`flow/config.mk`:
```
export PLATFORM = sky130hd
export DESIGN_NAME = cordic_sin_cos
export DESIGN_NICKNAME = cordic_sin_cos
export VERILOG_FILES = /design/flow/design.v
export SDC_FILE = /design/flow/constraint.sdc
export NUM_CORES = 4
export LEC_CHECK = 0
export ABC_AREA = 0
export CAP_MARGIN = 20
export CORE_MARGIN = 2
export CORE_UTILIZATION = 72
export CTS_CLUSTER_DIAMETER = 397
export CTS_CLUSTER_SIZE = 100
export PLACE_DENSITY = 0.39
export SLEW_MARGIN = 20
```
`flow/constraint.sdc`:
```
create_clock -name core_clock -period 2.88 [get_ports {clk}]
set_input_delay 0.5760 -clock core_clock [delete_from_list [all_inputs] [get_ports {clk}]]
set_output_delay 0.5760 -clock core_clock [all_outputs]
set_load 0.01 [all_outputs]
```
`flow/design.v`:
```
module  cordic_sin_cos
#(    
    parameter PIPELINE  = 16                         
)
(
    input                               clk,
    input                               rst_n,
    input       signed  [31:0]          angle,       
    input                               pre_vaild,
    output  reg signed  [31:0]          sin, 
    output  reg signed  [31:0]          cos,
    output  reg                         post_vaild
); 
wire signed [31:0]  angle_array[15:0];
assign angle_array[0]  = 32'sd2949120;     
assign angle_array[1]  = 32'sd1740992;     
assign angle_array[2]  = 32'sd919872;      
assign angle_array[3]  = 32'sd466944;      
assign angle_array[4]  = 32'sd234368;      
assign angle_array[5]  = 32'sd117312;      
assign angle_array[6]  = 32'sd58688;       
assign angle_array[7]  = 32'sd29312;       
assign angle_array[8]  = 32'sd14656;       
assign angle_array[9]  = 32'sd7360;        
assign angle_array[10] = 32'sd3648;        
assign angle_array[11] = 32'sd1856;	      
assign angle_array[12] = 32'sd896;         
assign angle_array[13] = 32'sd448;         
assign angle_array[14] = 32'sd256;         
assign angle_array[15] = 32'sd128;         
localparam K        = 32'h09b74;	   
reg signed  [31:0]  angle_map;
reg         [1:0]   site;
wire signed [15:0]  angle_t;
assign  angle_t = angle >>> 16;
always@(posedge clk or negedge rst_n)begin 
    if(!rst_n)begin
        angle_map   <=  0;
        site        <=  2'd1;
    end
    else    if((angle_t >= (-16'sd90))&&(angle_t <= 16'sd90))begin
        angle_map   <=  angle;
        site        <=  2'd1;
    end
    else    if(angle_t > 16'sd90 && angle_t <= 16'sd180)begin
        angle_map   <=  32'sd11796480 - angle;                   
        site        <=  2'd2;
    end
    else    begin
        angle_map   <=  -32'sd11796480 - angle;
        site        <=  2'd3;
    end
end   
reg signed 	[31:0] 		x[PIPELINE:0];
reg signed 	[31:0] 		y[PIPELINE:0];
reg signed 	[31:0] 		z[PIPELINE:0];
always@(posedge clk or negedge rst_n)begin
   if(!rst_n)begin
       x[0]    <=  32'sd0;
       y[0]    <=  32'sd0;
       z[0]    <=  32'sd0;
   end
   else    begin
       x[0]    <=   K;
       y[0]    <=   32'sd0;
       z[0]    <=   angle_map;
   end
end
genvar i;
generate
    for(i = 1;i < PIPELINE+1;i = i + 1)begin:cal_xyz
        always@(posedge clk or negedge rst_n)begin
            if(!rst_n)begin
                x[i]    <=  32'sd0;
                y[i]    <=  32'sd0;
                z[i]    <=  32'sd0;
            end
            else    if(z[i-1][31])begin
                x[i]    <=  x[i-1] + (y[i-1] >>> (i-1));
                y[i]    <=  y[i-1] - (x[i-1] >>> (i-1));
                z[i]    <=  z[i-1] + angle_array[i-1];
            end
            else    begin
                x[i]    <=  x[i-1] - (y[i-1] >>> (i-1));
                y[i]    <=  y[i-1] + (x[i-1] >>> (i-1));
                z[i]    <=  z[i-1] - angle_array[i-1];
            end
        end 
    end
endgenerate
reg     [PIPELINE+1:0]      vaild_r;
reg     [2*PIPELINE+1:0]    site_r;
always@(posedge clk or negedge rst_n)begin
    if(!rst_n)
        vaild_r <=  {(PIPELINE+2){1'b0}};
    else
        vaild_r <=  {vaild_r[PIPELINE:0],pre_vaild};
end
always@(posedge clk )begin
    site_r  <=  {site_r[2*PIPELINE-1:0],site};   
end
always@(posedge clk or negedge rst_n)begin
    if(!rst_n)
        post_vaild  <=  0;
    else
        post_vaild  <=  vaild_r[PIPELINE+1];
end
always@(posedge clk or negedge rst_n)begin
    if(!rst_n)begin
        sin <=  0;
        cos <=  0;
    end
    else    if(~vaild_r[PIPELINE+1])begin
        sin <=  0;
        cos <=  0;
    end
    else    begin
        case(site_r[2*PIPELINE+1:2*PIPELINE])
            2'd1:begin
                sin <=  y[PIPELINE];
                cos <=  x[PIPELINE];
            end
            2'd2:begin
                sin <=  y[PIPELINE];
                cos <=  ~x[PIPELINE] + 1;
            end
            2'd3:begin
                sin <=  y[PIPELINE];
                cos <=  ~x[PIPELINE] + 1;
            end      
            default:begin
                sin <=  y[PIPELINE];
                cos <=  x[PIPELINE];
            end
        endcase  
    end
end
endmodule
```
`flow/run.sh`:
```
#!/bin/bash
# the make line also repeats each setting of config.mk as NAME=value (left out here)
make -C /OpenROAD-flow-scripts/flow DESIGN_CONFIG=/design/flow/config.mk WORK_HOME=/design/flow/orfs CLKGATE_MAP_FILE= finish
```
==> run_results.csv, run 1 <==
group,metric,value,unit
status,lastStage,"4_1_cts",
synthesis,yosysSeqAreaShare,0.336,
floorplanning,num_rows,143,
floorplanning,effective_utilization_at_floorplan,0.724,
synthesis,top_cell_area_share,0.333,
placed_design,setup_slack_after_placement,-1670,ps
placed_design,place_congestion,1.03,
synthesis,synthSimpleGateAreaFrac,0.144,
placed_design,postPlaceCellArea,0.146,mm²
floorplanning,chip_area,0.156,mm²
floorplanning,area_inside_the_core_boundary,0.152,mm²
floorplanning,die_w,395,µm
synthesis,post_synth_num_cell_types,93,
placed_design,detailed_place_hpwl,360,mm
synthesis,ys_ff,1477,
synthesis,ys_cells,12018,
floorplanning,die_height,395,µm
synthesis,adder_share,0.152,
status,run.stop_error,"[ERROR DPL-0038] Utilization greater than 100%, impossible to legalize",
placed_design,io_buffer_count,99,
synthesis,syn_inst,12018,
synthesis,synth.yosys.warnings,4,
synthesis,average_cell_area_after_synthesis,9.14,µm²
synthesis,top_area_cell,"sky130_fd_sc_hd__dfrtp_1",
synthesis,synth_area,0.110,mm²
synthesis,yosys-top-cells-area,"sky130_fd_sc_hd__dfrtp_1, sky130_fd_sc_hd__ha_1, sky130_fd_sc_hd__xnor2_1",
synthesis,mappedNetlistNets,13362,
synthesis,yosysMostFrequentCell,"sky130_fd_sc_hd__dfrtp_1",
status,status,"aborted with a tool error",
floorplanning,floorplan.io_pins,100,
synthesis,number_of_flops_mapped_to_enable_cells_by_yosys,0,
synthesis,synth.cellmix.xorXnorShare,0.137,
placed_design,place_inst,17803,
synthesis,yosys-stat-area,0.110,mm²
synthesis,synth_compound_gate_area_share,0.196,
synthesis,yosys_most_used_dff,"sky130_fd_sc_hd__dfrtp_1",
synthesis,ys_top_cells_by_count,"sky130_fd_sc_hd__dfrtp_1, sky130_fd_sc_hd__ha_1, sky130_fd_sc_hd__a21oi_1",
synthesis,netlist_logic_family_top,"AND-OR/OR-AND gates",
synthesis,yosys-mux-area-fraction,0.00999,
synthesis,synth-async-reset-ratio,0.988,
==> metrics by stage <==
stage	setup TNS (ps)
after global placement	-347120
after floorplan	-179830
after detailed placement	-567590
==> inputs of run 2 (changes only) <==
ABC_AREA = unset   (was 0)
CTS_CLUSTER_DIAMETER = 395   (was 397)
CTS_CLUSTER_SIZE = unset   (was 100)
PLACE_DENSITY = unset   (was 0.39)
SETUP_SLACK_MARGIN = 1.35   (was unset)
clock period = 4.71 ns   (was 2.88 ns; I/O delays follow)
==> run_results.csv, run 2 <==
group,metric,value,unit
status,status,"aborted with a tool error",
status,lastStage,"5_1_grt",
status,run.stop_error,"[ERROR GRT-0232] Routing congestion too high. Check the congestion heatmap in the GUI.",
synthesis,syn_inst,12018,
floorplanning,area_inside_the_core_boundary,0.152,mm²
synthesis,top_area_cell,"sky130_fd_sc_hd__dfrtp_1",
synthesis,yosysSeqAreaShare,0.336,
synthesis,synth.yosys.warnings,4,
synthesis,netlist_logic_family_top,"AND-OR/OR-AND gates",
synthesis,yosysMostFrequentCell,"sky130_fd_sc_hd__dfrtp_1",
clock_tree,cts-htree-levels,4,
clock_tree,cts.root.buffer_cell,"sky130_fd_sc_hd__clkbuf_16",
synthesis,yosys-mux-area-fraction,0.00999,
synthesis,yosys-stat-area,0.110,mm²
synthesis,post_synth_num_cell_types,93,
global_route,grt.total_usage,0.867,
floorplanning,die_w,395,µm
synthesis,synth-async-reset-ratio,0.988,
clock_tree,postCtsHoldBufs,0,
placed_design,setup_slack_after_placement,181,ps
synthesis,ys_top_cells_by_count,"sky130_fd_sc_hd__dfrtp_1, sky130_fd_sc_hd__ha_1, sky130_fd_sc_hd__a21oi_1",
synthesis,yosys-top-cells-area,"sky130_fd_sc_hd__dfrtp_1, sky130_fd_sc_hd__ha_1, sky130_fd_sc_hd__xnor2_1",
placed_design,place_congestion,0.992,
floorplanning,floorplan.io_pins,100,
synthesis,synth_area,0.110,mm²
synthesis,synthSimpleGateAreaFrac,0.144,
synthesis,number_of_flops_mapped_to_enable_cells_by_yosys,0,
clock_tree,cts_buffers,158,
floorplanning,num_rows,143,
synthesis,ys_ff,1477,
global_route,grt_remaining_overflow,2575,
synthesis,top_cell_area_share,0.333,
placed_design,io_buffer_count,99,
synthesis,average_cell_area_after_synthesis,9.14,µm²
synthesis,ys_cells,12018,
floorplanning,die_height,395,µm
synthesis,adder_share,0.152,
clock_tree,max-clock-path-buffers,3,
clock_tree,cts_sinks,1477,
floorplanning,effective_utilization_at_floorplan,0.724,
synthesis,yosys_most_used_dff,"sky130_fd_sc_hd__dfrtp_1",
synthesis,synth.cellmix.xorXnorShare,0.137,
synthesis,synth_compound_gate_area_share,0.196,
floorplanning,chip_area,0.156,mm²
synthesis,mappedNetlistNets,13362,
placed_design,detailed_place_hpwl,238,mm
run 2: stage by stage:
stage | instances | instance area, µm² | utilization
after CTS | 15363 | 137000 | 0.901
after detailed placement | 14066 | 116000 | 0.766
after global placement | 14066 | 116000 | 0.766
after floorplan | 12018 | 113000 | -
run 2: per-layer routing:
layer,GRT overflow,track usage
met5,15,0.590
met4,654,0.809
met3,255,0.765
met2,1418,0.995
met1,233,0.872
run 2: timing repair:
| item | in CTS |
|---|---|
| setup endpoints to repair | 644 |
| pin swaps | 1152 |
| resized | 1640 |
| buffers inserted | 999 |
| gates cloned | 8 |
==> inputs of run 3 (changes only) <==
CELL_PAD_IN_SITES_GLOBAL_PLACEMENT = 2   (was unset)
CORE_ASPECT_RATIO = 1.86   (was unset)
CORE_MARGIN = 8   (was 2)
CORE_UTILIZATION = 70   (was 72)
CTS_CLUSTER_DIAMETER = unset   (was 395)
CTS_CLUSTER_SIZE = 26   (was unset)
GPL_TIMING_DRIVEN = 1   (was unset)
SETUP_SLACK_MARGIN = unset   (was 1.35)
SLEW_MARGIN = 15   (was 20)
clock period = 7.92 ns   (was 4.71 ns; I/O delays follow)
==> run_results.csv, run 3 <==
group,metric,value,unit
status,status,"aborted with a tool error",
status,lastStage,"3_1_place_gp_skip_io",
status,run.stop_error,"[ERROR GPL-0301] Utilization 120.719 % exceeds 100%.",
synthesis,ys_top_cells_by_count,"sky130_fd_sc_hd__dfrtp_1, sky130_fd_sc_hd__ha_1, sky130_fd_sc_hd__a21oi_1",
synthesis,average_cell_area_after_synthesis,9.14,µm²
synthesis,yosys-top-cells-area,"sky130_fd_sc_hd__dfrtp_1, sky130_fd_sc_hd__ha_1, sky130_fd_sc_hd__xnor2_1",
synthesis,synth_compound_gate_area_share,0.196,
synthesis,number_of_flops_mapped_to_enable_cells_by_yosys,0,
synthesis,ys_cells,12018,
floorplanning,area_inside_the_core_boundary,0.156,mm²
synthesis,synth.yosys.warnings,4,
floorplanning,die_height,556,µm
floorplanning,chip_area,0.170,mm²
synthesis,synth-async-reset-ratio,0.988,
synthesis,syn_inst,12018,
synthesis,yosysMostFrequentCell,"sky130_fd_sc_hd__dfrtp_1",
synthesis,top_cell_area_share,0.333,
synthesis,yosys-mux-area-fraction,0.00999,
synthesis,netlist_logic_family_top,"AND-OR/OR-AND gates",
floorplanning,num_rows,198,
synthesis,yosys_most_used_dff,"sky130_fd_sc_hd__dfrtp_1",
floorplanning,die_w,306,µm
synthesis,yosys-stat-area,0.110,mm²
synthesis,mappedNetlistNets,13362,
floorplanning,effective_utilization_at_floorplan,0.704,
synthesis,top_area_cell,"sky130_fd_sc_hd__dfrtp_1",
synthesis,post_synth_num_cell_types,93,
synthesis,ys_ff,1477,
synthesis,synth_area,0.110,mm²
synthesis,synth.cellmix.xorXnorShare,0.137,
synthesis,yosysSeqAreaShare,0.336,
synthesis,adder_share,0.152,
synthesis,synthSimpleGateAreaFrac,0.144,
==> inputs of run 4 (changes only) <==
ABC_AREA = 1   (was unset)
CAP_MARGIN = 5   (was 20)
CELL_PAD_IN_SITES_GLOBAL_PLACEMENT = unset   (was 2)
CORE_ASPECT_RATIO = 1.31   (was 1.86)
CORE_MARGIN = 2   (was 8)
CORE_UTILIZATION = 29   (was 70)
CTS_CLUSTER_DIAMETER = 70   (was unset)
CTS_CLUSTER_SIZE = 94   (was 26)
GPL_TIMING_DRIVEN = 0   (was 1)
HOLD_SLACK_MARGIN = -0.07   (was unset)
MAX_ROUTING_LAYER = met4   (was unset)
MIN_ROUTING_LAYER = met1   (was unset)
SETUP_SLACK_MARGIN = 1.01   (was unset)
SLEW_MARGIN = 20   (was 15)
clock period = 7.34 ns   (was 7.92 ns; I/O delays follow)
==> run_results.csv, run 4 <==
group,metric,value,unit
status,status,"finished clean",
sta,layout_min_cycle_time,4610,ps
synthesis,ys_top_cells_by_count,"sky130_fd_sc_hd__nand2_1, sky130_fd_sc_hd__nor2_1, sky130_fd_sc_hd__inv_1",
sta,fmax,0.217,GHz
sta,period_used_share,0.628,
clock_tree,post_cts_resize_count,0,
synthesis,yosysMostFrequentCell,"sky130_fd_sc_hd__nand2_1",
synthesis,synthSimpleGateAreaFrac,0.288,
floorplanning,die_height,769,µm
synthesis,yosys-top-cells-area,"sky130_fd_sc_hd__dfrtp_1, sky130_fd_sc_hd__nand2_1, sky130_fd_sc_hd__ha_1",
synthesis,post_synth_num_cell_types,64,
clock_tree,max-clock-path-buffers,4,
global_route,grt_pass1_wl,712,mm
global_route,grt_max_degree,150,
setup_path,critPathSlowestCell,"sky130_fd_sc_hd__dfrtp_1",
clock_tree,cts_sinks,1477,
synthesis,average_cell_area_after_synthesis,6.94,µm²
synthesis,ys_ff,1477,
setup_path,path_common_cell,"sky130_fd_sc_hd__nand2_1",
job,cap_viol_max_count,0,
sta,final_max_tran_viols,0,
setup_path,timing.rr.start,"z[2][31]",
sta,rsz0062_at_grt,"false",
synthesis,yosys_most_used_dff,"sky130_fd_sc_hd__dfrtp_1",
placed_design,detailed_place_hpwl,399,mm
synthesis,yosys-mux-area-fraction,0,
placed_design,place_congestion,1.00,
setup_path,timing.rr.end,"x[3][23]",
global_route,grt_antenna_before_repair,2,
synthesis,synth.yosys.warnings,4,
synthesis,netlist_logic_family_top,"simple AND/OR/NAND/NOR gates",
clock_tree,tritoncts_clock_tree,"built",
setup_path,setup.worst_path.end_class,"register",
synthesis,top_area_cell,"sky130_fd_sc_hd__dfrtp_1",
global_route,grt_pass1_vias,123981,
synthesis,ys_cells,18684,
floorplanning,chip_area,0.452,mm²
floorplanning,num_rows,281,
setup_path,critical_path_buf_inv_count,3,
finish,flow.area_growth_from_synthesis,10.6,%
routing,drt_iter0_markers,7764,
setup_path,rr_worst_depth,14,
routing,drt_first_pass_iters,6,
setup_path,critPathMaxStageDelay,650,ps
setup_path,worst-path-stages,14,
synthesis,top_cell_area_share,0.282,
worst_hold_path,worst_hold_endpoint,"site_r[17]",
worst_hold_path,worst_hold_path_type,"register to register",
setup_path,critPathRequiredTime,8030,ps
synthesis,mappedNetlistNets,20028,
sta,final_hold_vios,0,
floorplanning,effective_utilization_at_floorplan,0.291,
synthesis,synth.cellmix.xorXnorShare,0.0987,
synthesis,synth-async-reset-ratio,0.988,
setup_path,crit_fanout,29,
finish,stdcell_area,0.143,mm²
routing,routed_wire_length,468,mm
finish,fillerInstances,48842,
synthesis,synth_compound_gate_area_share,0.140,
global_route,grt.total_usage,0.207,
clock_tree,clk_pin_slew,90,ps
routing,post_dr_wirelength_cell,18.7,µm
global_route,grt_remaining_overflow,0,
worst_hold_path,worst_hold_start,"site_r[15]",
setup_path,worstSetupStartpointType,"register",
synthesis,number_of_flops_mapped_to_enable_cells_by_yosys,0,
clock_tree,cts-htree-levels,4,
placed_design,postPlaceCellArea,0.139,mm²
clock_tree,cts.root.buffer_cell,"sky130_fd_sc_hd__clkbuf_16",
finish,num-nets-final,20285,
setup_path,critical_path.startpoint,"z[2][31]",
synthesis,synth_area,0.130,mm²
floorplanning,area_inside_the_core_boundary,0.446,mm²
job,tool_warnings,63,
placed_design,io_buffer_count,98,
worst_hold_path,min_delay_path_depth,0,
setup_path,critical_path_end,"x[3][23]",
setup_path,signal_arrival_time_at_the_worst_endpoint,5300,ps
sta,clock_skew,59.1,ps
routing,vias,124197,
sta,fin_tns_setup,0,ps
clock_tree,postCtsHoldBufs,0,
setup_path,r2r_setup_slack,2730,ps
setup_path,crit_chain,"clkinv_1, clkbuf_1, clkbuf_2, o21ai_0, ha_1, fa_1, nand2_1, nand2_1, nand3b_1, nand2_1, nand3_1, nand2_1, a21oi_1, xnor2_1",
clock_tree,cts_buffers,138,
sta,setup_viol,0,
floorplanning,die_w,588,µm
routing,ant_nets,0,
routing,drt-vias-per-instance,4.97,
clock_tree,cts_post_setup_buffers_inserted,0,
setup_path,timing_worst_setup_path_type,"register to register",
routing,detail_route.drc_violations,0,
synthesis,adder_share,0.129,
synthesis,yosysSeqAreaShare,0.284,
sta,timing.slew.headroom,0.236,
clock_tree,clk_latency,890,ps
setup_path,cpLargestDelayFamily,"buffers and inverters",
synthesis,syn_inst,18684,
synthesis,yosys-stat-area,0.130,mm²
sta,transition_time_at_the_pin_with_the_least_slew_margin,1150,ps
floorplanning,floorplan.io_pins,100,
## run 4: metal layers
| metal | vias up | routed length, µm | global-route usage | share of wire |
|---|---|---|---|---|
| li1 | 62358 | - | - | - |
| met1 | 57685 | 176000 | 0.210 | 0.38 |
| met2 | 2953 | 243000 | 0.386 | 0.52 |
| met3 | 1201 | 14400 | 0.0169 | 0.031 |
| met4 | 0 | 33900 | 0.127 | 0.073 |
| met5 | - | 0 | - | 0 |
## run 4: per-stage QoR
stage	hold WS, ps	setup WS [ps]	instances	util
3_5_place_dp	312	2360	24744	0.311
5_1_grt	309	2560	24989	0.321
2_1_floorplan	310	3730	18684	-
3_3_place_gp	311	-61710	24725	0.309
6_report	314	2730	24989	0.321
4_1_cts	312	2760	24987	0.321
## run 4: area by class of cell
cell class / instances / area (µm²) / area share
multi-input combinational: 15146 / 84900 / 0.592
sequential: 1477 / 36900 / 0.257
tap: 5943 / 7440 / 0.0519
timing repair buffer: 117 / 1480 / 0.0103
antenna: 2 / 5.00 / 0.0000349
clock inverter: 98 / 1300 / 0.00906
inverter: 1944 / 7300 / 0.0509
clock buffer: 145 / 3550 / 0.0248
buffer: 117 / 522 / 0.00364
==> inputs of run 5 (changes only) <==
ABC_AREA = unset   (was 1)
CAP_MARGIN = 20   (was 5)
CORE_ASPECT_RATIO = unset   (was 1.31)
CORE_MARGIN = 4   (was 2)
CORE_UTILIZATION = 40   (was 29)
CTS_CLUSTER_DIAMETER = unset   (was 70)
CTS_CLUSTER_SIZE = unset   (was 94)
GPL_TIMING_DRIVEN = unset   (was 0)
HOLD_SLACK_MARGIN = unset   (was -0.07)
MAX_ROUTING_LAYER = unset   (was met4)
MIN_ROUTING_LAYER = unset   (was met1)
SETUP_SLACK_MARGIN = 0.87   (was 1.01)
clock period = 6.0 ns   (was 7.34 ns; I/O delays follow)
==> run_results.csv, run 5 <==
group,metric,value,unit
setup_path,critPathRequiredTime,6730,ps
setup_path,critical_path.startpoint,"y[12][12]",
setup_path,critPathMaxStageDelay,530,ps
floorplanning,die_w,532,µm
sta,fmax,0.207,GHz
routing,ant_nets,0,
job,cap_viol_max_count,0,
floorplanning,effective_utilization_at_floorplan,0.402,
global_route,grt_max_degree,158,
worst_hold_path,worst_hold_endpoint,"site_r[3]",
sta,transition_time_at_the_pin_with_the_least_slew_margin,1010,ps
synthesis,ys_top_cells_by_count,"sky130_fd_sc_hd__dfrtp_1, sky130_fd_sc_hd__ha_1, sky130_fd_sc_hd__a21oi_1",
routing,drt_iter0_markers,5380,
worst_hold_path,worst_hold_start,"site_r[1]",
global_route,grt_pass1_vias,83438,
setup_path,r2r_setup_slack,1160,ps
setup_path,path_common_cell,"sky130_fd_sc_hd__a21oi_1",
setup_path,timing_worst_setup_path_type,"register to register",
synthesis,top_cell_area_share,0.333,
sta,final_max_tran_viols,0,
status,status,"finished clean",
synthesis,synth-async-reset-ratio,0.988,
placed_design,detailed_place_hpwl,218,mm
setup_path,critical_path_buf_inv_count,1,
clock_tree,cts_buffers,175,
setup_path,crit_chain,"inv_1, ha_1, nand2b_1, or4_1, nor2_2, a21oi_1, xor2_1, ha_1, a21o_1, a21o_1, a21oi_1, o21ai_0, a2111oi_1, o32ai_2, a41oi_1, a211oi_1, a31o_2, a21oi_1, xnor2_1",
synthesis,synth.cellmix.xorXnorShare,0.137,
synthesis,yosys-top-cells-area,"sky130_fd_sc_hd__dfrtp_1, sky130_fd_sc_hd__ha_1, sky130_fd_sc_hd__xnor2_1",
finish,flow.area_growth_from_synthesis,10.7,%
sta,period_used_share,0.807,
synthesis,netlist_logic_family_top,"AND-OR/OR-AND gates",
clock_tree,clk_latency,840,ps
worst_hold_path,worst_hold_path_type,"register to register",
clock_tree,cts-htree-levels,4,
synthesis,synthSimpleGateAreaFrac,0.144,
clock_tree,cts.root.buffer_cell,"sky130_fd_sc_hd__clkbuf_16",
synthesis,synth_compound_gate_area_share,0.196,
floorplanning,num_rows,192,
finish,utilization_after_layout,0.445,
sta,fin_tns_setup,0,ps
synthesis,yosysMostFrequentCell,"sky130_fd_sc_hd__dfrtp_1",
clock_tree,tritoncts_clock_tree,"built",
synthesis,synth_area,0.110,mm²
global_route,grt.total_usage,0.188,
worst_hold_path,min_delay_path_depth,0,
job,tool_warnings,51,
sta,setup_viol,0,
synthesis,yosys_most_used_dff,"sky130_fd_sc_hd__dfrtp_1",
synthesis,yosys-mux-area-fraction,0.00999,
floorplanning,chip_area,0.283,mm²
synthesis,ys_cells,12018,
global_route,grt_remaining_overflow,0,
clock_tree,cts_sinks,1477,
setup_path,signal_arrival_time_at_the_worst_endpoint,5580,ps
synthesis,syn_inst,12018,
sta,clock_skew,61.0,ps
setup_path,timing.rr.start,"y[12][12]",
synthesis,average_cell_area_after_synthesis,9.14,µm²
setup_path,timing.rr.end,"x[13][29]",
placed_design,place_congestion,0.885,
clock_tree,max-clock-path-buffers,4,
finish,num-nets-final,13512,
setup_path,cpLargestDelayFamily,"AND-OR/OR-AND gates",
sta,layout_min_cycle_time,4840,ps
setup_path,critPathSlowestCell,"sky130_fd_sc_hd__a2111oi_1",
placed_design,io_buffer_count,99,
synthesis,yosys-stat-area,0.110,mm²
setup_path,worstSetupStartpointType,"register",
floorplanning,area_inside_the_core_boundary,0.273,mm²
routing,detail_route.drc_violations,0,
sta,final_hold_vios,0,
clock_tree,postCtsHoldBufs,0,
routing,post_dr_wirelength_cell,17.2,µm
routing,vias,86076,
routing,routed_wire_length,273,mm
clock_tree,clk_pin_slew,60,ps
global_route,grt_pass1_wl,444,mm
synthesis,top_area_cell,"sky130_fd_sc_hd__dfrtp_1",
global_route,grt_antenna_before_repair,1,
setup_path,worst-path-stages,19,
synthesis,ys_ff,1477,
routing,drt_first_pass_iters,6,
setup_path,critical_path_end,"x[13][29]",
setup_path,crit_fanout,7,
sta,timing.slew.headroom,0.321,
synthesis,post_synth_num_cell_types,93,
synthesis,number_of_flops_mapped_to_enable_cells_by_yosys,0,
floorplanning,floorplan.io_pins,100,
routing,drt-vias-per-instance,5.42,
floorplanning,die_height,532,µm
synthesis,adder_share,0.152,
synthesis,synth.yosys.warnings,4,
setup_path,setup.worst_path.end_class,"register",
sta,rsz0062_at_grt,"true",
synthesis,yosysSeqAreaShare,0.336,
synthesis,mappedNetlistNets,13362,
setup_path,rr_worst_depth,19,
[run 5: final cells by class]
type	count	area, µm²
Fill cell	26606	152000
Multi-Input combinational cell	9828	70400
Sequential cell	1477	36900
Clock buffer	228	4990
Tap cell	3589	4490
Inverter	513	1930
Timing Repair Buffer	173	1710
Clock inverter	81	1110
Antenna cell	1	2.50
[run 5: stage by stage]
stage / cell area, µm² / instances / hold slack [ps] / setup slack, ps
finish: 122000 / 15890 / 324 / 1160
detailed placement: 115000 / 15580 / 312 / 680
global placement: 115000 / 15580 / 310 / 588
floorplan: 110000 / 12018 / 310 / 1380
CTS: 121000 / 15889 / 322 / 970
global route: 122000 / 15890 / 327 / 819
[run 5: repair_timing]
action	4_1_cts	5_1_grt
setup buffers	0	0
resized	0	27
endpoints found under the hold margin	0	0
setup endpoints to repair	0	36
[run 5: metal layers]
metal / GRT usage / vias up / routed length [µm]
met4: 0.0423 / 0 / 6080
met5: 0 / - / 0
met2: 0.329 / 1346 / 132000
met1: 0.250 / 41014 / 126000
li1: - / 43370 / -
met3: 0.0183 / 346 / 8660
==> inputs of run 6 (changes only) <==
ABC_AREA = 1   (was unset)
CAP_MARGIN = 5   (was 20)
CORE_ASPECT_RATIO = 0.87   (was unset)
CORE_MARGIN = 2   (was 4)
CORE_UTILIZATION = 72   (was 40)
CTS_CLUSTER_DIAMETER = 138   (was unset)
CTS_CLUSTER_SIZE = 94   (was unset)
GPL_TIMING_DRIVEN = 1   (was unset)
MAX_ROUTING_LAYER = met4   (was unset)
MIN_ROUTING_LAYER = met1   (was unset)
PLACE_DENSITY_LB_ADDON = 0.09   (was unset)
SETUP_SLACK_MARGIN = 1.01   (was 0.87)
clock period = 4.01 ns   (was 6.0 ns; I/O delays follow)
==> run_results.csv, run 6 <==
group,metric,value,unit
synthesis,yosys-mux-area-fraction,0,
placed_design,place_congestion,1.15,
synthesis,average_cell_area_after_synthesis,6.94,µm²
synthesis,syn_inst,18684,
synthesis,yosys_most_used_dff,"sky130_fd_sc_hd__dfrtp_1",
status,status,"aborted with a tool error",
floorplanning,effective_utilization_at_floorplan,0.723,
placed_design,detailed_place_hpwl,349,mm
synthesis,yosysSeqAreaShare,0.284,
floorplanning,die_height,400,µm
status,run.stop_error,"[ERROR GRT-0232] Routing congestion too high. Check the congestion heatmap in the GUI.",
synthesis,synthSimpleGateAreaFrac,0.288,
floorplanning,num_rows,145,
synthesis,synth-async-reset-ratio,0.988,
floorplanning,die_w,459,µm
synthesis,ys_ff,1477,
synthesis,yosys-stat-area,0.130,mm²
synthesis,number_of_flops_mapped_to_enable_cells_by_yosys,0,
floorplanning,floorplan.io_pins,100,
synthesis,synth.cellmix.xorXnorShare,0.0987,
synthesis,ys_cells,18684,
floorplanning,chip_area,0.183,mm²
clock_tree,max-clock-path-buffers,3,
synthesis,ys_top_cells_by_count,"sky130_fd_sc_hd__nand2_1, sky130_fd_sc_hd__nor2_1, sky130_fd_sc_hd__inv_1",
status,lastStage,"5_1_grt",
synthesis,netlist_logic_family_top,"simple AND/OR/NAND/NOR gates",
synthesis,yosysMostFrequentCell,"sky130_fd_sc_hd__nand2_1",
synthesis,synth.yosys.warnings,4,
clock_tree,cts_buffers,37,
synthesis,yosys-top-cells-area,"sky130_fd_sc_hd__dfrtp_1, sky130_fd_sc_hd__nand2_1, sky130_fd_sc_hd__ha_1",
clock_tree,cts-htree-levels,2,
synthesis,synth_compound_gate_area_share,0.140,
placed_design,io_buffer_count,99,
synthesis,top_cell_area_share,0.282,
clock_tree,cts_sinks,1477,
global_route,grt.total_usage,0.718,
synthesis,synth_area,0.130,mm²
synthesis,adder_share,0.129,
synthesis,mappedNetlistNets,20028,
global_route,grt_remaining_overflow,267,
synthesis,top_area_cell,"sky130_fd_sc_hd__dfrtp_1",
clock_tree,cts.root.buffer_cell,"sky130_fd_sc_hd__clkbuf_16",
synthesis,post_synth_num_cell_types,64,
floorplanning,area_inside_the_core_boundary,0.179,mm²
[run 6: stage by stage]
stage	hold slack [ps]	instances	setup slack, ps	utilization	area [µm²]
after detailed placement	312	21141	380	0.749	134000
after CTS	25.8	21484	902	0.790	142000
after floorplan	310	18684	1020	-	130000
after global placement	312	21141	321	0.749	134000
[run 6: layer usage]
metal,GRT overflow,global-route usage
met1,18,0.749
met2,113,0.879
met3,42,0.526
met4,94,0.613
met5,-,-
[run 6: timing repair]
| action | in CTS |
|---|---|
| buffers inserted | 277 |
| hold buffers | 0 |
| pin swaps | 311 |
| gates cloned | 1 |
| endpoints found under the setup margin | 499 |
| resized | 1113 |
==> inputs of run 7 (changes only) <==
ABC_AREA = unset   (was 1)
CAP_MARGIN = 20   (was 5)
CELL_PAD_IN_SITES_GLOBAL_PLACEMENT = 1   (was unset)
CORE_ASPECT_RATIO = unset   (was 0.87)
CORE_UTILIZATION = 40   (was 72)
CTS_CLUSTER_DIAMETER = unset   (was 138)
CTS_CLUSTER_SIZE = unset   (was 94)
GPL_TIMING_DRIVEN = unset   (was 1)
MAX_ROUTING_LAYER = unset   (was met4)
MIN_ROUTING_LAYER = unset   (was met1)
PLACE_DENSITY_LB_ADDON = unset   (was 0.09)
SETUP_SLACK_MARGIN = unset   (was 1.01)
SLEW_MARGIN = 15   (was 20)
clock period = 6.0 ns   (was 4.01 ns; I/O delays follow)
==> run_results.csv, run 7 <==
group,metric,value,unit
clock_tree,cts_buffers,185,
clock_tree,clk_latency,880,ps
routing,post_dr_wirelength_cell,19.8,µm
job,tool_warnings,66,
setup_path,worstSetupStartpointType,"register",
setup_path,timing.rr.end,"x[13][31]",
synthesis,synthSimpleGateAreaFrac,0.144,
sta,period_used_share,0.868,
floorplanning,effective_utilization_at_floorplan,0.402,
synthesis,yosys_most_used_dff,"sky130_fd_sc_hd__dfrtp_1",
synthesis,ys_cells,12018,
synthesis,top_cell_area_share,0.333,
clock_tree,cts_post_setup_buffers_inserted,0,
synthesis,synth.yosys.warnings,4,
sta,fmax,0.192,GHz
floorplanning,num_rows,192,
placed_design,place_congestion,0.882,
finish,stdcell_area,0.122,mm²
routing,wl_met3,11.8,mm
sta,setup_viol,0,
floorplanning,area_inside_the_core_boundary,0.273,mm²
sta,timing.slew.headroom,0.195,
setup_path,signal_arrival_time_at_the_worst_endpoint,5990,ps
synthesis,synth_area,0.110,mm²
synthesis,netlist_logic_family_top,"AND-OR/OR-AND gates",
routing,met2_wirelength,145,mm
sta,final_max_tran_viols,0,
synthesis,synth_compound_gate_area_share,0.196,
synthesis,synth.cellmix.xorXnorShare,0.137,
setup_path,crit_chain,"nor3_1, nand2_1, nor4_1, nand2b_1, nor4_1, a31oi_1, xor2_1, ha_1, nor2_1, nor2b_1, nor2_1, or3_1, o32ai_1, a41oi_1, a211oi_1, a21oi_1, o31ai_1, xnor2_1",
synthesis,ys_ff,1477,
synthesis,syn_inst,12018,
routing,maxUsedRoutingLayer,"met4",
routing,vias,87729,
setup_path,critPathRequiredTime,6780,ps
floorplanning,die_height,528,µm
setup_path,critical_path.startpoint,"y[12][21]",
routing,drt-vias-per-instance,5.50,
sta,fin_tns_setup,0,ps
clock_tree,tritoncts_clock_tree,"built",
synthesis,yosys-stat-area,0.110,mm²
synthesis,mappedNetlistNets,13362,
clock_tree,clk_pin_slew,60,ps
setup_path,worst-path-stages,18,
sta,fin_worst_hold_slack,310,ps
setup_path,critical_path_end,"x[13][31]",
floorplanning,floorplan.io_pins,100,
synthesis,top_area_cell,"sky130_fd_sc_hd__dfrtp_1",
routing,routed_wire_length,316,mm
synthesis,yosysMostFrequentCell,"sky130_fd_sc_hd__dfrtp_1",
global_route,grt_max_degree,151,
synthesis,adder_share,0.152,
status,status,"finished clean",
synthesis,yosys-top-cells-area,"sky130_fd_sc_hd__dfrtp_1, sky130_fd_sc_hd__ha_1, sky130_fd_sc_hd__xnor2_1",
floorplanning,die_w,528,µm
placed_design,detailed_place_hpwl,253,mm
sta,transition_time_at_the_pin_with_the_least_slew_margin,1210,ps
routing,drt_iter0_markers,5363,
synthesis,synth-async-reset-ratio,0.988,
placed_design,postPlaceCellArea,0.116,mm²
synthesis,ys_top_cells_by_count,"sky130_fd_sc_hd__dfrtp_1, sky130_fd_sc_hd__ha_1, sky130_fd_sc_hd__a21oi_1",
synthesis,post_synth_num_cell_types,93,
synthesis,number_of_flops_mapped_to_enable_cells_by_yosys,0,
setup_path,timing.rr.start,"y[12][21]",
clock_tree,cts_sinks,1477,
clock_tree,cts.root.buffer_cell,"sky130_fd_sc_hd__clkbuf_16",
clock_tree,post_cts_resize_count,0,
finish,utilization_after_layout,0.446,
setup_path,timing_worst_setup_path_type,"register to register",
global_route,grt_pass1_wl,499,mm
sta,layout_min_cycle_time,5210,ps
finish,num-nets-final,13551,
global_route,grt_remaining_overflow,0,
routing,detail_route.drc_violations,0,
setup_path,critPathSlowestCell,"sky130_fd_sc_hd__o32ai_1",
synthesis,average_cell_area_after_synthesis,9.14,µm²
finish,fillerInstances,26512,
floorplanning,chip_area,0.279,mm²
setup_path,r2r_setup_slack,790,ps
setup_path,setup.worst_path.end_class,"register",
placed_design,io_buffer_count,99,
sta,clock_skew,34.7,ps
global_route,grt_antenna_before_repair,13,
routing,ant_nets,0,
setup_path,critPathMaxStageDelay,590,ps
global_route,grt_pass1_vias,87158,
clock_tree,cts-htree-levels,4,
setup_path,crit_fanout,6,
worst_hold_path,worst_hold_path_type,"input pin to asynchronous set/reset pin",
synthesis,yosysSeqAreaShare,0.336,
clock_tree,max-clock-path-buffers,4,
setup_path,critical_path_buf_inv_count,0,
sta,rsz0062_at_grt,"false",
setup_path,cpLargestDelayFamily,"AND-OR/OR-AND gates",
finish,flow.area_growth_from_synthesis,11.1,%
routing,drt_first_pass_iters,5,
global_route,grt.total_usage,0.224,
synthesis,yosys-mux-area-fraction,0.00999,
job,cap_viol_max_count,0,
clock_tree,postCtsHoldBufs,0,
routing,route.layer.met1.wl,153,mm
setup_path,rr_worst_depth,18,
sta,final_hold_vios,0,
==> run 7: layer usage <==
metal	GRT usage	vias up
met5	0	-
met3	0.0243	310
met4	0.0481	0
met2	0.367	1440
li1	-	43447
met1	0.317	42532
==> run 7: final cells by class <==
cell class              instances  area [µm²]  area share
repair buffers                202        1920      0.0157
inverters                     513        1930      0.0158
flip-flops and latches       1477       36900       0.302
clock buffers                 228        5080      0.0417
diodes                         27        67.6    0.000554
well taps                    3589        4490      0.0368
multi-input cells            9828       70300       0.576
clock inverters                98        1360      0.0112
==> run 7: per-stage QoR <==
step           setup slack (ps)  instances
2_1_floorplan              1380      12018
6_report                    792      15962
3_3_place_gp                515      15608
4_1_cts                     864      15934
5_1_grt                     282      15955
3_5_place_dp                771      15608
==> inputs of run 8 (changes only) <==
CELL_PAD_IN_SITES_GLOBAL_PLACEMENT = unset   (was 1)
CORE_UTILIZATION = 59   (was 40)
SLEW_MARGIN = 20   (was 15)
clock period = 4.1 ns   (was 6.0 ns; I/O delays follow)
==> run_results.csv, run 8 <==
group,metric,value,unit
floorplanning,num_rows,158,
finish,fillerInstances,13857,
sta,clock_skew,31.7,ps
global_route,grt_max_degree,109,
sta,fmax,0.234,GHz
synthesis,average_cell_area_after_synthesis,9.14,µm²
clock_tree,tritoncts_clock_tree,"built",
synthesis,yosys-stat-area,0.110,mm²
clock_tree,cts_buffers,161,
synthesis,ys_top_cells_by_count,"sky130_fd_sc_hd__dfrtp_1, sky130_fd_sc_hd__ha_1, sky130_fd_sc_hd__a21oi_1",
clock_tree,cts.root.buffer_cell,"sky130_fd_sc_hd__clkbuf_16",
routing,detail_route.drc_violations,0,
synthesis,synth.cellmix.xorXnorShare,0.137,
setup_path,timing_worst_setup_path_type,"register to register",
sta,setup_viol,17,
synthesis,synth.yosys.warnings,4,
floorplanning,die_w,436,µm
synthesis,yosysMostFrequentCell,"sky130_fd_sc_hd__dfrtp_1",
job,cap_viol_max_count,0,
clock_tree,cts_sinks,1477,
synthesis,yosysSeqAreaShare,0.336,
worst_hold_path,worst_hold_path_type,"register to register",
synthesis,netlist_logic_family_top,"AND-OR/OR-AND gates",
setup_path,worstSetupStartpointType,"register",
worst_hold_path,worst_hold_start,"site_r[31]",
floorplanning,effective_utilization_at_floorplan,0.593,
sta,period_used_share,1.04,
setup_path,signal_arrival_time_at_the_worst_endpoint,5010,ps
routing,drt-vias-per-instance,5.93,
placed_design,place_inst,15698,
finish,stdcell_area,0.135,mm²
placed_design,postPlaceCellArea,0.123,mm²
sta,rsz0062_at_grt,"true",
routing,post_dr_wirelength_cell,19.3,µm
finish,flow.area_growth_from_synthesis,22.5,%
setup_path,critical_path.startpoint,"x[12][12]",
setup_path,critPathRequiredTime,4830,ps
synthesis,synth-async-reset-ratio,0.988,
clock_tree,clk_latency,820,ps
setup_path,crit_fanout,3,
floorplanning,floorplan.io_pins,100,
global_route,grt_pass1_wl,490,mm
placed_design,detailed_place_hpwl,242,mm
sta,fin_worst_hold_slack,325,ps
setup_path,crit_chain,"inv_1, ha_2, nand2b_1, or4_4, nor2_4, a21oi_2, xnor2_1, ha_1, a21o_1, a21o_1, a21o_1, a32oi_2, o211ai_1, a31o_2, a2111oi_4, o31ai_2, a221o_1, a21oi_2, xnor2_1",
routing,drt_first_pass_iters,7,
setup_path,cpLargestDelayFamily,"AND-OR/OR-AND gates",
synthesis,number_of_flops_mapped_to_enable_cells_by_yosys,0,
clock_tree,cts-htree-levels,4,
synthesis,top_cell_area_share,0.333,
synthesis,yosys_most_used_dff,"sky130_fd_sc_hd__dfrtp_1",
global_route,grt.total_usage,0.316,
placed_design,place_congestion,0.969,
sta,finalWorstSetupSlack,-174,ps
floorplanning,chip_area,0.190,mm²
global_route,grt_antenna_before_repair,14,
synthesis,synthSimpleGateAreaFrac,0.144,
global_route,grt_pass1_vias,93600,
floorplanning,area_inside_the_core_boundary,0.185,mm²
status,status,"failed layout checks",
synthesis,synth_compound_gate_area_share,0.196,
synthesis,adder_share,0.152,
setup_path,timing.rr.end,"y[13][31]",
floorplanning,die_height,436,µm
setup_path,rr_worst_depth,19,
setup_path,timing.rr.start,"x[12][12]",
clock_tree,max-clock-path-buffers,3,
sta,timing.slew.headroom,0.273,
setup_path,setup.worst_path.end_class,"register",
synthesis,synth_area,0.110,mm²
sta,transition_time_at_the_pin_with_the_least_slew_margin,1090,ps
clock_tree,clk_pin_slew,60,ps
setup_path,critPathSlowestCell,"sky130_fd_sc_hd__or4_4",
setup_path,critPathMaxStageDelay,440,ps
finish,num-nets-final,14902,
synthesis,yosys-top-cells-area,"sky130_fd_sc_hd__dfrtp_1, sky130_fd_sc_hd__ha_1, sky130_fd_sc_hd__xnor2_1",
synthesis,ys_cells,12018,
job,tool_warnings,65,
setup_path,worst-path-stages,19,
synthesis,top_area_cell,"sky130_fd_sc_hd__dfrtp_1",
routing,routed_wire_length,312,mm
placed_design,io_buffer_count,99,
global_route,grt_remaining_overflow,0,
setup_path,path_common_cell,"sky130_fd_sc_hd__a21o_1",
worst_hold_path,worst_hold_endpoint,"site_r[33]",
synthesis,ys_ff,1477,
worst_hold_path,min_delay_path_depth,0,
synthesis,mappedNetlistNets,13362,
setup_path,r2r_setup_slack,-170,ps
sta,layout_min_cycle_time,4270,ps
synthesis,post_synth_num_cell_types,93,
routing,drt_iter0_markers,7442,
setup_path,critical_path_buf_inv_count,1,
sta,final_hold_vios,0,
routing,vias,95923,
synthesis,syn_inst,12018,
sta,final_max_tran_viols,0,
setup_path,critical_path_end,"y[13][31]",
status,check-failures,"setup timing",
synthesis,yosys-mux-area-fraction,0.00999,
finish,layoutNonFillerInstCount,16173,
routing,ant_nets,0,
[run 8: routing by layer]
metal / up-vias / track usage / routed length [µm]
met5: - / 0 / 20
met2: 2627 / 0.525 / 148000
met3: 554 / 0.0402 / 17000
met1: 46570 / 0.433 / 139000
li1: 46170 / - / -
met4: 2 / 0.0877 / 8930
[run 8: final cells by class]
cell class / instances / area (µm²) / share of cell area
well taps: 2480 / 3100 / 0.0231
clock buffers: 209 / 4520 / 0.0336
flip-flops and latches: 1477 / 36900 / 0.274
clock inverters: 83 / 1170 / 0.00869
repair buffers: 1577 / 12500 / 0.0929
diodes: 6 / 15.0 / 0.000112
inverters: 513 / 1930 / 0.0144
multi-input cells: 9828 / 74400 / 0.553
[run 8: repair_timing]
| action | CTS | global route |
|---|---|---|
| setup endpoints to repair | 127 | 252 |
| hold buffers | 1 | 0 |
| hold endpoints to repair | 9 | 0 |
| gates resized | 186 | 746 |
| setup buffers | 33 | 151 |
| pin swaps | 76 | 408 |
[run 8: stage by stage]
| stage | util | setup slack (ps) | TNS, ps |
|---|---|---|---|
| 3_3_place_gp | 0.666 | -513 | -11080 |
| 6_report | 0.727 | -174 | -1280 |
| 3_5_place_dp | 0.666 | -445 | -13760 |
| 2_1_floorplan | - | -37.6 | -37.6 |
| 4_1_cts | 0.702 | -168 | -645 |
| 5_1_grt | 0.726 | -331 | -11920 |
==> inputs of run 9 (changes only) <==
CELL_PAD_IN_SITES_GLOBAL_PLACEMENT = 2   (was unset)
CORE_MARGIN = 8   (was 2)
CORE_UTILIZATION = 40   (was 59)
GPL_TIMING_DRIVEN = 0   (was unset)
SLEW_MARGIN = 15   (was 20)
clock period = 6.0 ns   (was 4.1 ns; I/O delays follow)
==> run_results.csv, run 9 <==
group,metric,value,unit
sta,timing.slew.headroom,0.221,
floorplanning,floorplan.io_pins,100,
global_route,grt.total_usage,0.217,
synthesis,ys_ff,1477,
finish,utilization_after_layout,0.446,
setup_path,worstSetupStartpointType,"register",
synthesis,adder_share,0.152,
setup_path,timing_worst_setup_path_type,"register to register",
synthesis,synth_area,0.110,mm²
finish,flow.area_growth_from_synthesis,11.1,%
synthesis,mappedNetlistNets,13362,
synthesis,average_cell_area_after_synthesis,9.14,µm²
setup_path,setup.worst_path.end_class,"register",
setup_path,critical_path_buf_inv_count,4,
floorplanning,num_rows,192,
sta,clock_skew,49.3,ps
setup_path,r2r_setup_slack,200,ps
synthesis,synth-async-reset-ratio,0.988,
synthesis,top_area_cell,"sky130_fd_sc_hd__dfrtp_1",
setup_path,critical_path.startpoint,"z[10][31]",
finish,layoutNonFillerInstCount,16056,
setup_path,cpLargestDelayFamily,"AND-OR/OR-AND gates",
synthesis,yosys-stat-area,0.110,mm²
sta,final_max_tran_viols,0,
synthesis,yosys-mux-area-fraction,0.00999,
routing,post_dr_wirelength_cell,20.3,µm
setup_path,critPathMaxStageDelay,730,ps
global_route,grt_pass1_vias,87152,
clock_tree,clk_latency,870,ps
sta,layout_min_cycle_time,5800,ps
sta,fmax,0.172,GHz
global_route,grt_antenna_before_repair,22,
global_route,grt_pass1_wl,510,mm
clock_tree,cts.root.buffer_cell,"sky130_fd_sc_hd__clkbuf_16",
setup_path,timing.rr.end,"z[11][30]",
sta,finalWorstSetupSlack,200,ps
clock_tree,cts_sinks,1477,
synthesis,ys_top_cells_by_count,"sky130_fd_sc_hd__dfrtp_1, sky130_fd_sc_hd__ha_1, sky130_fd_sc_hd__a21oi_1",
finish,fillerInstances,26786,
floorplanning,die_w,540,µm
placed_design,place_congestion,0.877,
setup_path,rr_worst_depth,16,
synthesis,number_of_flops_mapped_to_enable_cells_by_yosys,0,
setup_path,worst-path-stages,16,
sta,setup_viol,0,
routing,drt_first_pass_iters,6,
setup_path,critical_path_end,"z[11][30]",
job,tool_warnings,76,
status,status,"finished clean",
clock_tree,max-clock-path-buffers,4,
synthesis,ys_cells,12018,
synthesis,synthSimpleGateAreaFrac,0.144,
synthesis,yosysSeqAreaShare,0.336,
synthesis,synth.cellmix.xorXnorShare,0.137,
clock_tree,cts_buffers,183,
sta,fin_worst_hold_slack,201,ps
synthesis,yosys-top-cells-area,"sky130_fd_sc_hd__dfrtp_1, sky130_fd_sc_hd__ha_1, sky130_fd_sc_hd__xnor2_1",
clock_tree,tritoncts_clock_tree,"built",
synthesis,top_cell_area_share,0.333,
sta,rsz0062_at_grt,"true",
worst_hold_path,worst_hold_path_type,"input pin to asynchronous set/reset pin",
floorplanning,die_height,540,µm
setup_path,critPathRequiredTime,6660,ps
setup_path,timing.rr.start,"z[10][31]",
routing,drt-vias-per-instance,5.51,
placed_design,io_buffer_count,99,
setup_path,critPathSlowestCell,"sky130_fd_sc_hd__o41ai_1",
placed_design,detailed_place_hpwl,264,mm
routing,routed_wire_length,326,mm
global_route,grt_remaining_overflow,0,
global_route,grt_max_degree,153,
job,cap_viol_max_count,0,
setup_path,path_common_cell,"sky130_fd_sc_hd__a21oi_1",
floorplanning,chip_area,0.292,mm²
sta,final_hold_vios,0,
setup_path,crit_chain,"clkbuf_1, clkbuf_1, inv_1, buf_12, fa_1, a21o_1, a21oi_1, o21bai_1, a21oi_1, o211ai_1, nand2_1, o21ai_0, o41ai_1, o2111ai_1, a21oi_1, xnor2_1",
sta,fin_tns_setup,0,ps
routing,drt_iter0_markers,6250,
synthesis,synth_compound_gate_area_share,0.196,
setup_path,crit_fanout,22,
setup_path,signal_arrival_time_at_the_worst_endpoint,6460,ps
routing,vias,88483,
routing,ant_nets,0,
synthesis,netlist_logic_family_top,"AND-OR/OR-AND gates",
routing,detail_route.drc_violations,0,
placed_design,setup_slack_after_placement,-177,ps
floorplanning,area_inside_the_core_boundary,0.273,mm²
finish,num-nets-final,13668,
synthesis,yosys_most_used_dff,"sky130_fd_sc_hd__dfrtp_1",
placed_design,place_inst,15723,
floorplanning,effective_utilization_at_floorplan,0.402,
clock_tree,cts-htree-levels,4,
clock_tree,clk_pin_slew,60,ps
synthesis,synth.yosys.warnings,4,
sta,transition_time_at_the_pin_with_the_least_slew_margin,1160,ps
synthesis,yosysMostFrequentCell,"sky130_fd_sc_hd__dfrtp_1",
synthesis,post_synth_num_cell_types,93,
synthesis,syn_inst,12018,
sta,period_used_share,0.967,
==> run 9: metrics by stage <==
stage                     instance area (µm²)
after global routing                   122000
after global placement                 115000
after floorplan                        110000
after detailed placement               116000
after CTS                              122000
final                                  122000
==> run 9: final cells by class <==
cell class,count,area [µm²],area share
Inverter,513,1930,0.0158
Timing Repair Buffer,121,1440,0.0118
Sequential cell,1477,36900,0.302
Clock buffer,238,5080,0.0416
Buffer,199,769,0.00631
Clock inverter,84,1060,0.00870
Tap cell,3589,4490,0.0368
Timing Repair inverter,1,5.00,0.0000410
Multi-Input combinational cell,9828,70300,0.577
Antenna cell,6,15.0,0.000123
==> run 9: repair_timing <==
action,4_1_cts,5_1_grt
buffers inserted,0,2
cloned,1,0
hold endpoints to repair,0,0
hold buffers,0,0
pin swaps,0,0
resized,3,32
endpoints found under the setup margin,4,38
==> run 9: layer usage <==
layer	share of wire	GRT usage	vias to the layer above
met5	0.000040	0	-
met4	0.019	0.0423	2
met3	0.044	0.0250	302
met2	0.44	0.345	1564
met1	0.50	0.319	42990
li1	-	-	43625
==> inputs of run 10 (changes only) <==
CELL_PAD_IN_SITES_GLOBAL_PLACEMENT = unset   (was 2)
CORE_MARGIN = 2   (was 8)
CORE_UTILIZATION = 70   (was 40)
CTS_CLUSTER_DIAMETER = 98   (was unset)
GPL_TIMING_DRIVEN = unset   (was 0)
SLEW_MARGIN = 20   (was 15)
clock period = 3.89 ns   (was 6.0 ns; I/O delays follow)
==> run_results.csv, run 10 <==
group,metric,value,unit
floorplanning,chip_area,0.160,mm²
clock_tree,cts_buffers,159,
synthesis,yosys-stat-area,0.110,mm²
synthesis,top_area_cell,"sky130_fd_sc_hd__dfrtp_1",
clock_tree,cts.root.buffer_cell,"sky130_fd_sc_hd__clkbuf_16",
synthesis,synth.yosys.warnings,4,
floorplanning,area_inside_the_core_boundary,0.156,mm²
synthesis,mappedNetlistNets,13362,
synthesis,ys_cells,12018,
status,lastStage,"5_1_grt",
clock_tree,max-clock-path-buffers,3,
synthesis,synthSimpleGateAreaFrac,0.144,
synthesis,synth_compound_gate_area_share,0.196,
placed_design,place_inst,15673,
synthesis,post_synth_num_cell_types,93,
synthesis,number_of_flops_mapped_to_enable_cells_by_yosys,0,
floorplanning,die_w,400,µm
status,status,"aborted with a tool error",
synthesis,yosysSeqAreaShare,0.336,
clock_tree,cts-htree-levels,4,
synthesis,ys_top_cells_by_count,"sky130_fd_sc_hd__dfrtp_1, sky130_fd_sc_hd__ha_1, sky130_fd_sc_hd__a21oi_1",
synthesis,synth_area,0.110,mm²
synthesis,yosys-top-cells-area,"sky130_fd_sc_hd__dfrtp_1, sky130_fd_sc_hd__ha_1, sky130_fd_sc_hd__xnor2_1",
synthesis,yosys_most_used_dff,"sky130_fd_sc_hd__dfrtp_1",
synthesis,adder_share,0.152,
synthesis,yosysMostFrequentCell,"sky130_fd_sc_hd__dfrtp_1",
floorplanning,num_rows,145,
synthesis,synth.cellmix.xorXnorShare,0.137,
synthesis,syn_inst,12018,
synthesis,netlist_logic_family_top,"AND-OR/OR-AND gates",
clock_tree,cts_sinks,1477,
synthesis,synth-async-reset-ratio,0.988,
synthesis,yosys-mux-area-fraction,0.00999,
floorplanning,effective_utilization_at_floorplan,0.704,
floorplanning,floorplan.io_pins,100,
placed_design,detailed_place_hpwl,252,mm
placed_design,place_congestion,1.01,
placed_design,io_buffer_count,99,
synthesis,average_cell_area_after_synthesis,9.14,µm²
floorplanning,die_height,400,µm
synthesis,ys_ff,1477,
synthesis,top_cell_area_share,0.333,
[run 10: what timing repair did]
item | 4_1_cts
hold buffers | 1
endpoints found under the hold margin | 37
gates cloned | 1
gates resized | 664
setup endpoints to repair | 256
buffers inserted | 221
pin swaps | 440
[run 10: stage by stage]
step                hold WS, ps  setup TNS (ps)  worst slack, ps  cell area [µm²]
floorplan                   310            -320             -160           110000
global placement            311          -18090             -498           126000
detailed placement          313          -37520             -504           126000
CTS                         329           -5090             -279           137000
==> inputs of run 11 (changes only) <==
CAP_MARGIN = 15   (was 20)
CORE_UTILIZATION = 72   (was 70)
CTS_CLUSTER_DIAMETER = unset   (was 98)
clock period = 3.85 ns   (was 3.89 ns; I/O delays follow)
==> run_results.csv, run 11 <==
group,metric,value,unit
status,status,"aborted with a tool error",
status,lastStage,"5_1_grt",
status,run.stop_error,"[ERROR GRT-0232] Routing congestion too high. Check the congestion heatmap in the GUI.",
global_route,grt.total_usage,1.10,
synthesis,yosys-top-cells-area,"sky130_fd_sc_hd__dfrtp_1, sky130_fd_sc_hd__ha_1, sky130_fd_sc_hd__xnor2_1",
clock_tree,cts-htree-levels,4,
clock_tree,cts_sinks,1477,
synthesis,mappedNetlistNets,13362,
clock_tree,cts_buffers,160,
floorplanning,die_height,395,µm
synthesis,yosysMostFrequentCell,"sky130_fd_sc_hd__dfrtp_1",
placed_design,place_inst,15711,
synthesis,ys_top_cells_by_count,"sky130_fd_sc_hd__dfrtp_1, sky130_fd_sc_hd__ha_1, sky130_fd_sc_hd__a21oi_1",
synthesis,average_cell_area_after_synthesis,9.14,µm²
synthesis,number_of_flops_mapped_to_enable_cells_by_yosys,0,
synthesis,synth_compound_gate_area_share,0.196,
synthesis,post_synth_num_cell_types,93,
placed_design,detailed_place_hpwl,255,mm
floorplanning,effective_utilization_at_floorplan,0.724,
floorplanning,floorplan.io_pins,100,
synthesis,synth.cellmix.xorXnorShare,0.137,
synthesis,syn_inst,12018,
synthesis,adder_share,0.152,
synthesis,synth-async-reset-ratio,0.988,
synthesis,top_area_cell,"sky130_fd_sc_hd__dfrtp_1",
floorplanning,chip_area,0.156,mm²
synthesis,netlist_logic_family_top,"AND-OR/OR-AND gates",
synthesis,yosys-mux-area-fraction,0.00999,
clock_tree,max-clock-path-buffers,3,
floorplanning,area_inside_the_core_boundary,0.152,mm²
synthesis,synthSimpleGateAreaFrac,0.144,
synthesis,synth_area,0.110,mm²
global_route,grt_remaining_overflow,20073,
placed_design,place_congestion,1.01,
synthesis,yosysSeqAreaShare,0.336,
synthesis,top_cell_area_share,0.333,
synthesis,synth.yosys.warnings,4,
floorplanning,die_w,395,µm
synthesis,yosys_most_used_dff,"sky130_fd_sc_hd__dfrtp_1",
clock_tree,cts.root.buffer_cell,"sky130_fd_sc_hd__clkbuf_16",
synthesis,ys_ff,1477,
synthesis,yosys-stat-area,0.110,mm²
placed_design,io_buffer_count,99,
floorplanning,num_rows,143,
synthesis,ys_cells,12018,
run 11: what timing repair did:
action                                  in CTS
setup buffers                              255
gates cloned                                 0
gates resized                              803
endpoints found under the hold margin       74
hold buffers                                 1
pin swaps                                  527
endpoints found under the setup margin     295
run 11: routing by layer:
| layer | GRT overflow | global-route usage |
|---|---|---|
| met4 | 3661 | 1.23 |
| met3 | 269 | 0.831 |
| met5 | 23 | 0.607 |
| met1 | 213 | 0.935 |
| met2 | 15907 | 1.49 |
run 11: per-stage QoR:
| step | util | setup WS, ps | setup TNS, ps | area [µm²] |
|---|---|---|---|---|
| 2_1_floorplan | - | -200 | -514 | 110000 |
| 4_1_cts | 0.910 | -352 | -13180 | 138000 |
| 3_5_place_dp | 0.835 | -608 | -51250 | 127000 |
| 3_3_place_gp | 0.835 | -597 | -22530 | 127000 |
==> inputs of run 12 (changes only) <==
CAP_MARGIN = 20   (was 15)
CELL_PAD_IN_SITES_GLOBAL_PLACEMENT = 2   (was unset)
CORE_MARGIN = 8   (was 2)
CORE_UTILIZATION = 70   (was 72)
GPL_TIMING_DRIVEN = 1   (was unset)
SLEW_MARGIN = 15   (was 20)
clock period = 7.92 ns   (was 3.85 ns; I/O delays follow)
==> run_results.csv, run 12 <==
group,metric,value,unit
synthesis,yosys_most_used_dff,"sky130_fd_sc_hd__dfrtp_1",
synthesis,synth-async-reset-ratio,0.988,
synthesis,synth_area,0.110,mm²
synthesis,synthSimpleGateAreaFrac,0.144,
status,run.stop_error,"[ERROR GPL-0301] Utilization 120.815 % exceeds 100%.",
floorplanning,die_w,412,µm
synthesis,adder_share,0.152,
synthesis,yosysMostFrequentCell,"sky130_fd_sc_hd__dfrtp_1",
floorplanning,chip_area,0.170,mm²
synthesis,syn_inst,12018,
synthesis,top_cell_area_share,0.333,
synthesis,synth_compound_gate_area_share,0.196,
floorplanning,area_inside_the_core_boundary,0.156,mm²
floorplanning,die_height,412,µm
synthesis,yosys-mux-area-fraction,0.00999,
synthesis,yosysSeqAreaShare,0.336,
synthesis,synth.yosys.warnings,4,
synthesis,ys_ff,1477,
synthesis,average_cell_area_after_synthesis,9.14,µm²
floorplanning,effective_utilization_at_floorplan,0.704,
synthesis,netlist_logic_family_top,"AND-OR/OR-AND gates",
synthesis,mappedNetlistNets,13362,
status,lastStage,"3_1_place_gp_skip_io",
synthesis,ys_cells,12018,
synthesis,ys_top_cells_by_count,"sky130_fd_sc_hd__dfrtp_1, sky130_fd_sc_hd__ha_1, sky130_fd_sc_hd__a21oi_1",
synthesis,synth.cellmix.xorXnorShare,0.137,
synthesis,yosys-top-cells-area,"sky130_fd_sc_hd__dfrtp_1, sky130_fd_sc_hd__ha_1, sky130_fd_sc_hd__xnor2_1",
synthesis,yosys-stat-area,0.110,mm²
synthesis,top_area_cell,"sky130_fd_sc_hd__dfrtp_1",
status,status,"aborted with a tool error",
floorplanning,num_rows,145,
synthesis,number_of_flops_mapped_to_enable_cells_by_yosys,0,
synthesis,post_synth_num_cell_types,93,
